==> run Y <==
## ixu_mc_pipe
module ixu_mc_pipe (
    input  wire         core_clock_i,
    input  wire         core_flush_i,
    input  wire  [17:0] data_i,
    input  wire         valid_i,
    output logic        busy_o,
    output wire  [ 5:0] rs1_o,
    output wire  [ 5:0] rs2_o,
    input  wire  [31:0] rs1_data_i,
    input  wire  [31:0] rs2_data_i,
    output wire  [ 4:0] rob_o,
    input  wire  [ 6:0] opcode_i,
    input  wire  [ 6:0] ins_type,
    input  wire         imm_i,
    input  wire  [31:0] immediate_i,
    input  wire  [ 5:0] dest_i,
    output logic [ 5:0] wakeup_dest,
    output logic        wakeup_valid,
    output logic [ 5:0] l_wakeup_dest,
    output logic        l_wakeup_valid,
    output logic [ 5:0] ixu_mc_ex_dest,
    output logic [31:0] ixu_mc_ex_data,
    output logic        ixu_mc_ex_valid,
    output logic [ 5:0] ixu_mc_wb_dest,
    output logic [31:0] ixu_mc_wb_data,
    output logic        ixu_mc_wb_valid,
    output wire  [ 4:0] pmu_ins_id_o,
    output wire         pmu_ins_valid_o
);
==> flow/config.mk <==
export PLATFORM = sky130hd
export DESIGN_NAME = ixu_mc_pipe
export DESIGN_NICKNAME = ixu_mc_pipe
export VERILOG_FILES = /design/flow/design.v
export SDC_FILE = /design/flow/constraint.sdc
export NUM_CORES = 4
export LEC_CHECK = 0
export ABC_AREA = 1
export CAP_MARGIN = 5
export CORE_MARGIN = 2
export CORE_UTILIZATION = 72
export CTS_CLUSTER_DIAMETER = 244
export CTS_CLUSTER_SIZE = 72
export MAX_ROUTING_LAYER = met4
export PLACE_DENSITY = 0.65
export SETUP_SLACK_MARGIN = 0.4
export SLEW_MARGIN = 0
==> flow/constraint.sdc <==
create_clock -name core_clock -period 3.53 [get_ports {core_clock_i}]
set_input_delay 0.7060 -clock core_clock [delete_from_list [all_inputs] [get_ports {core_clock_i}]]
set_output_delay 0.7060 -clock core_clock [all_outputs]
set_load 0.01 [all_outputs]
run.sh (not shown) runs the stock make flow with config.mk's settings and CLKGATE_MAP_FILE=.
==> run C (differences from run Y) <==
Settings changed: CAP_MARGIN 5 to 30, CELL_PAD_IN_SITES_GLOBAL_PLACEMENT from default to 2, CORE_UTILIZATION 72 to 18, CTS_CLUSTER_DIAMETER 244 to default, CTS_CLUSTER_SIZE 72 to default, GPL_TIMING_DRIVEN from default to 0, MIN_ROUTING_LAYER from default to met2, PLACE_DENSITY 0.65 to default, SLEW_MARGIN 0 to 20.
==> flow/constraint.sdc (replaced) <==
create_clock -name core_clock -period 9.0 [get_ports {core_clock_i}]
set_input_delay 1.8000 -clock core_clock [delete_from_list [all_inputs] [get_ports {core_clock_i}]]
set_output_delay 1.8000 -clock core_clock [all_outputs]
set_load 0.01 [all_outputs]
==> run K (differences from run Y) <==
Settings changed: ABC_AREA 1 to default, CAP_MARGIN 5 to 20, CORE_UTILIZATION 72 to 40, CTS_CLUSTER_DIAMETER 244 to default, CTS_CLUSTER_SIZE 72 to default, MAX_ROUTING_LAYER met4 to default, PLACE_DENSITY 0.65 to default, SLEW_MARGIN 0 to 20.
==> flow/constraint.sdc (replaced) <==
create_clock -name core_clock -period 8.63 [get_ports {core_clock_i}]
set_input_delay 1.7260 -clock core_clock [delete_from_list [all_inputs] [get_ports {core_clock_i}]]
set_output_delay 1.7260 -clock core_clock [all_outputs]
set_load 0.01 [all_outputs]
==> qor summary <==
item                                                               run K                     run C                     run Y
Run status                                      timing/DRC/antenna clean  timing/DRC/antenna clean    stopped before the end
Failing step                                                           -                         -                   5_1_grt
Setup TNS                                                           0 ns                      0 ns                         -
Fill cell count                                                    14600                     39900                         -
Worst reg2reg path endpoint                              wb_mul_data[28]           wb_mul_data[21]                         -
MUX share of area                                                  3.56%                     1.31%                     1.31%
Sort of element at the end of the critical path                     flop                output pin                         -
Cell count along the critical path                                    33                        14                         -
Crit path kind                                                   reg2reg                   reg2out                         -
Gate count after technology mapping                                 7149                      8659                      8659
Detailed placer's ending HPWL                                  195000 um                 382000 um                 231000 um
Worst setup slack for register-to-register paths                 0.22 ns                   0.41 ns                         -
Depth of the most critical reg-to-reg path                            33                        27                         -
Die span in y                                                     396 um                    603 um                    303 um
Setup Skew                                                     0.0785 ns                 0.0890 ns                         -
Worst-path maximum fanout                                              3                        10                         -
Core utilization of the finished layout                            47.3%                     23.2%                         -
Top-count cell post-synth                         sky130_fd_sc_hd__inv_1  sky130_fd_sc_hd__nand2_1  sky130_fd_sc_hd__nand2_1
Cts repair resizes                                                   108                       790                       422
